Design fix_audio_ns, start of the top module:
module fix_audio_ns(
	output reg ack, 
	output reg overflow, 
	output reg [16-1:0] tx_data, 
	input [16-1:0] rx_data, 
	input [16+16+16+4-1:0] conf, 
	input req, 
	input enable, 
	input rstn, clk 
);
clock: 68.7 ns
lec_check: 0
abc_area: 1
cap_margin: 20
core_margin: 2
core_utilization: 72
cts_cluster_diameter: 208
cts_cluster_size: 71
gpl_timing_driven: 1
max_routing_layer: met4
place_density_lb_addon: 0.07
setup_slack_margin: 5.0
slew_margin: 35
tns_end_percent: 5
run.sh (not shown) runs the stock make flow with config.mk's settings and CLKGATE_MAP_FILE=.
The baseline did not get past global routing (5_1_grt) (GRT-0232).
Then changed:
--- a/flow/config.mk
+++ b/flow/config.mk
@@ -12,2 +12 @@
-export CTS_CLUSTER_DIAMETER = 208
-export CTS_CLUSTER_SIZE = 71
+export CTS_CLUSTER_SIZE = 18
@@ -17 +16 @@
-export SETUP_SLACK_MARGIN = 5.0
+export SETUP_SLACK_MARGIN = 2.14
==> flow/constraint.sdc (replaced) <==
create_clock -name core_clock -period 75.5 [get_ports {clk}]
set_input_delay 15.1000 -clock core_clock [delete_from_list [all_inputs] [get_ports {clk}]]
set_output_delay 15.1000 -clock core_clock [all_outputs]
set_load 0.01 [all_outputs]
After rerunning: With this change the flow completed and failed the layout checks on negative setup slack. Die area does not change. Synthesized area stays the same. Synthesized cell count does not change.
Then changed:
==> flow/config.mk (replaced) <==
export PLATFORM = sky130hd
export DESIGN_NAME = fix_audio_ns
export DESIGN_NICKNAME = fix_audio_ns
export VERILOG_FILES = /design/flow/design.v
export SDC_FILE = /design/flow/constraint.sdc
export NUM_CORES = 4
export LEC_CHECK = 0
export CAP_MARGIN = 20
export CORE_MARGIN = 2
export CORE_UTILIZATION = 42
export SLEW_MARGIN = 20
==> flow/constraint.sdc (replaced) <==
create_clock -name core_clock -period 86.2 [get_ports {clk}]
set_input_delay 17.2400 -clock core_clock [delete_from_list [all_inputs] [get_ports {clk}]]
set_output_delay 17.2400 -clock core_clock [all_outputs]
set_load 0.01 [all_outputs]
After rerunning: With this change the flow produced a clean layout. Wire length is lower by 6.5%. Utilization falls by 36 points.
Then changed:
--- a/flow/config.mk
+++ b/flow/config.mk
@@ -10 +10,2 @@
-export CORE_UTILIZATION = 42
+export CORE_UTILIZATION = 72
+export PLACE_DENSITY_LB_ADDON = 0.24
==> flow/constraint.sdc (replaced) <==
create_clock -name core_clock -period 86.0 [get_ports {clk}]
set_input_delay 17.2000 -clock core_clock [delete_from_list [all_inputs] [get_ports {clk}]]
set_output_delay 17.2000 -clock core_clock [all_outputs]
set_load 0.01 [all_outputs]
Outcome: Setup slack is worse by 1.3 ns; fmax is lower by 1.4%; design area is lower by 1.1%; via count is higher by 7.6%; critical path depth is higher by 10.

* * *

fix_audio_ns again, from the RTL that the note above started with.
==> flow/design.v (excerpt) <==
module fix_audio_ns(
	output reg ack, 
	output reg overflow, 
	output reg [16-1:0] tx_data, 
	input [16-1:0] rx_data, 
	input [16+16+16+4-1:0] conf, 
	input req, 
	input enable, 
	input rstn, clk 
);
export LEC_CHECK = 0
export ABC_AREA = 1
export CAP_MARGIN = 20
export CELL_PAD_IN_SITES_GLOBAL_PLACEMENT = 1
export CORE_MARGIN = 8
export CORE_UTILIZATION = 55
export CTS_CLUSTER_SIZE = 18
export GPL_TIMING_DRIVEN = 0
export MAX_ROUTING_LAYER = met4
export PLACE_DENSITY_LB_ADDON = 0.07
export SETUP_SLACK_MARGIN = 5.0
export SLEW_MARGIN = 15
export TNS_END_PERCENT = 15
create_clock -name core_clock -period 69.3 [get_ports {clk}]
The first run finished but fails on negative setup slack.
==> next run, changes <==
Settings changed: CELL_PAD_IN_SITES_GLOBAL_PLACEMENT 1 to not set, CORE_MARGIN 8 to 2, CORE_UTILIZATION 55 to 65, GPL_TIMING_DRIVEN 0 to 1, PLACE_DENSITY_LB_ADDON 0.07 to not set, SLEW_MARGIN 15 to 35, TNS_END_PERCENT 15 to 90.
Clock period 69.3 ns to 83.8 ns, I/O delays scaled along.
This time the run finished with timing, DRC and antenna clean.
First-iteration DRC count falls by 13%.
Routed wire length falls by 19%.
Worst setup slack improves by 19000 ps.
Design area falls by 12%.
Clock skew stays flat.
Clock-buffer cell count falls by 12.
==> next run, changes <==
Settings changed: ABC_AREA 1 to not set, CORE_UTILIZATION 65 to 71, CTS_CLUSTER_SIZE 18 to 35, GPL_TIMING_DRIVEN 1 to not set, MAX_ROUTING_LAYER met4 to not set, SETUP_SLACK_MARGIN 5.0 to not set, SLEW_MARGIN 35 to 20, TNS_END_PERCENT 90 to not set.
Clock period 83.8 ns to 84.7 ns, I/O delays scaled along.
After rerunning: Design area is lower by about 1%. Area after synthesis is lower by 1.5%. Wire length is higher by 1.5%. Worst setup slack got worse by 5200 ps. Flip-flop count is unchanged. Synthesized cell count is lower by about 17%. Die size is lower by about 10%. Non-clock buffer count is higher by 110. Clock-buffer cell count is higher by 2.

* * *

## run A
fix_audio_ns again, from the RTL that the note above started with.
Settings: LEC_CHECK=0, ABC_AREA=1, CAP_MARGIN=20, CORE_MARGIN=2, CORE_UTILIZATION=57, CTS_CLUSTER_SIZE=18, GPL_TIMING_DRIVEN=1, MAX_ROUTING_LAYER=met4, PLACE_DENSITY_LB_ADDON=0.07, SETUP_SLACK_MARGIN=5.0, SLEW_MARGIN=35, TNS_END_PERCENT=15; clock period 90.0 ns.
Input-level comparison between run B and run A:
Settings: swapping 57 for 40 in CORE_UTILIZATION; clearing MAX_ROUTING_LAYER, which used to be met4; clearing CTS_CLUSTER_SIZE, which used to be 18; clearing SETUP_SLACK_MARGIN, which used to be 5.0; clearing TNS_END_PERCENT, which used to be 15; swapping 1 for 0 in GPL_TIMING_DRIVEN; swapping 35 for 25 in SLEW_MARGIN; clearing PLACE_DENSITY_LB_ADDON, which used to be 0.07.
==> comparison <==
Relative to run A, the net count of the finished layout measured on run B has increased slightly.
Higher non-clock buffer count among run B and run A: run B
Run A has lower final critical path time including I/O delays and setup than run B.
Between run B and run A, the pin count of the biggest net entering global routing is higher for run A.
Run B leaves less setup margin than run A.
In the final reports, the cell area of run B is larger than that of run A.
Going from run A to run B, effective utilization at floorplan shrinks by 17 points.
#### Input delta (run C over run B)
Settings: SLEW_MARGIN changed from 25 to 20; CORE_UTILIZATION changed from 40 to 16; ABC_AREA removed (was 1); GPL_TIMING_DRIVEN removed (was 0); the clock period (ns, I/O delays scaled along) changed from 90.0 to 103.0.
==> results <==
Against run B, run C comes in 9700 um lower on routed wire length.
Run C against run B: shortest clock period the worst path allows after layout increased by 11.17 ns relative to the old numbers, wire length of the first global-routing pass decreased by 4.3% relative to the old numbers.
A main combinational cell family by area after synthesis of simple AND/OR/NAND/NOR gates is what run B shows, while AND-OR/OR-AND gates belongs to run C.
The run showing the smaller fraction of area in clock buffers and inverters is run C.
Going from run B to run C, number of standard cells reported by yosys shows a reduction of 17%; clock skew shows a reduction of 0.038 ns.
Delta(number of clock buffers in the layout, run C - run B) > 0
Setup changes, run C to run D
Settings: PLACE_DENSITY_LB_ADDON now 0.24, previously not set; CORE_UTILIZATION now 72, was 16; the clock period (ns, I/O delays scaled along) now 90.0, was 103.0.
### Flow results
Data arrival time of the critical path: run D vs run C down 9.33 ns
Run C -> run D: number of flops mapped to enable cells by yosys delta 0, exact match
Compared with run C, run D shows a lower final area.
[run D vs run C] post-synthesis to final-layout area growth: lower in run D
First-pass GRT wire length of run C is on par with run D.
Comparing maximum clock frequency for run D and run C, the bigger number came from run D.
Initial cell density of the core: run D > run C
Number of diodes added for antenna fixing is lower on run C
~same sequential cell count of the final layout in run D and run C
Delta(post-route clock period utilization, run D - run C) > 0
Setup changes, run D to run E
Settings: a deleted PLACE_DENSITY_LB_ADDON that had been 0.24; a change of CORE_UTILIZATION from 72 to 40; a change of the clock period (ns, I/O delays scaled along) from 90.0 to 86.2.
Results
- Per the final summary, run E finished and its layout is clean on timing, DRC and antenna.
- In summary, run D completed successfully, with a layout that passed the timing, design-rule and antenna checks.
- Run E vs. run D: pin count of the biggest net entering global routing decreased 2; endpoint required time on the critical path decreased by 3.75 ns relative to the old numbers.
- In run E, the pin slew with the least headroom to its limit came out 0.10 ns below the value in run D.
- Comparing run E and run D, the higher cell count is on run E.
- The slowest cell on the critical path comes out o31ai_1 in one run and or4b_4 in the other, namely in run D and run E respectively.
- Worst setup slack for run E: 0.35 ns up relative to run D
- Sort run E and run D by final hold slack desc -> top: run D
- Delta (run E minus run D): via count of the first global-routing pass now sits lower; final area now larger.

* * *

Starting RTL as in the previous note.
==> flow/design.v (excerpt) <==
module fix_audio_ns(
	output reg ack, 
	output reg overflow, 
	output reg [16-1:0] tx_data, 
	input [16-1:0] rx_data, 
	input [16+16+16+4-1:0] conf, 
	input req, 
	input enable, 
	input rstn, clk 
);
make LEC_CHECK=0 ABC_AREA=0 CAP_MARGIN=20 CORE_ASPECT_RATIO=1.19 CORE_MARGIN=2 CORE_UTILIZATION=48 CTS_CLUSTER_SIZE=54 MAX_ROUTING_LAYER=met4 MIN_ROUTING_LAYER=met1 PLACE_DENSITY_LB_ADDON=0.23 SETUP_SLACK_MARGIN=-2.0 SLEW_MARGIN=20 TNS_END_PERCENT=65 finish   # period 57.2 ns
The first run finished with negative setup slack left.
==> next run, changes <==
- ABC_AREA: 0 -> not set
- CORE_ASPECT_RATIO: 1.19 -> not set
- CORE_UTILIZATION: 48 -> 72
- CTS_CLUSTER_DIAMETER: not set -> 231
- CTS_CLUSTER_SIZE: 54 -> 61
- MIN_ROUTING_LAYER: met1 -> not set
- PLACE_DENSITY_LB_ADDON: 0.23 -> not set
- SETUP_SLACK_MARGIN: -2.0 -> 4.2
- TNS_END_PERCENT: 65 -> not set
- clock period: 57.2 -> 77.0 ns (I/O delays scaled with it)
The changed run did not get past 5_1_grt. Die size decreases by a quarter to a third. Area after synthesis stays the same. Synthesized cell count does not change.
==> next run, changes <==
- ABC_AREA: not set -> 1
- CAP_MARGIN: 20 -> 5
- CTS_CLUSTER_DIAMETER: 231 -> 215
- CTS_CLUSTER_SIZE: 61 -> 60
- SETUP_SLACK_MARGIN: 4.2 -> not set
- clock period: 77.0 -> 68.3 ns (I/O delays scaled with it)
What happened: The new run did not get past 5_1_grt; synthesized cell count went up by 20%; synthesized area rose by 1.5%; die size increases by 1.5%.
==> next run, changes <==
- CAP_MARGIN: 5 -> 20
- CTS_CLUSTER_DIAMETER: 215 -> 400
- CTS_CLUSTER_SIZE: 60 -> 100
- MAX_ROUTING_LAYER: met4 -> not set
- PLACE_DENSITY: not set -> 0.4
- clock period: 68.3 -> 16.8 ns (I/O delays scaled with it)
The new run failed in 4_1_cts (DPL-0033).
Synthesized area stays the same.
Synthesized cell count stays the same.
Die area is unchanged.
==> next run, changes <==
- CAP_MARGIN: 20 -> 15
- CORE_ASPECT_RATIO: not set -> 0.91
- CTS_CLUSTER_DIAMETER: 400 -> not set
- CTS_CLUSTER_SIZE: 100 -> 22
- MAX_ROUTING_LAYER: not set -> met4
- PLACE_DENSITY: 0.4 -> not set
- clock period: 16.8 -> 63.2 ns (I/O delays scaled with it)
=> Now the flow did not get past 5_1_grt; synthesized cell count does not change; die area is about the same; synthesized area is unchanged.
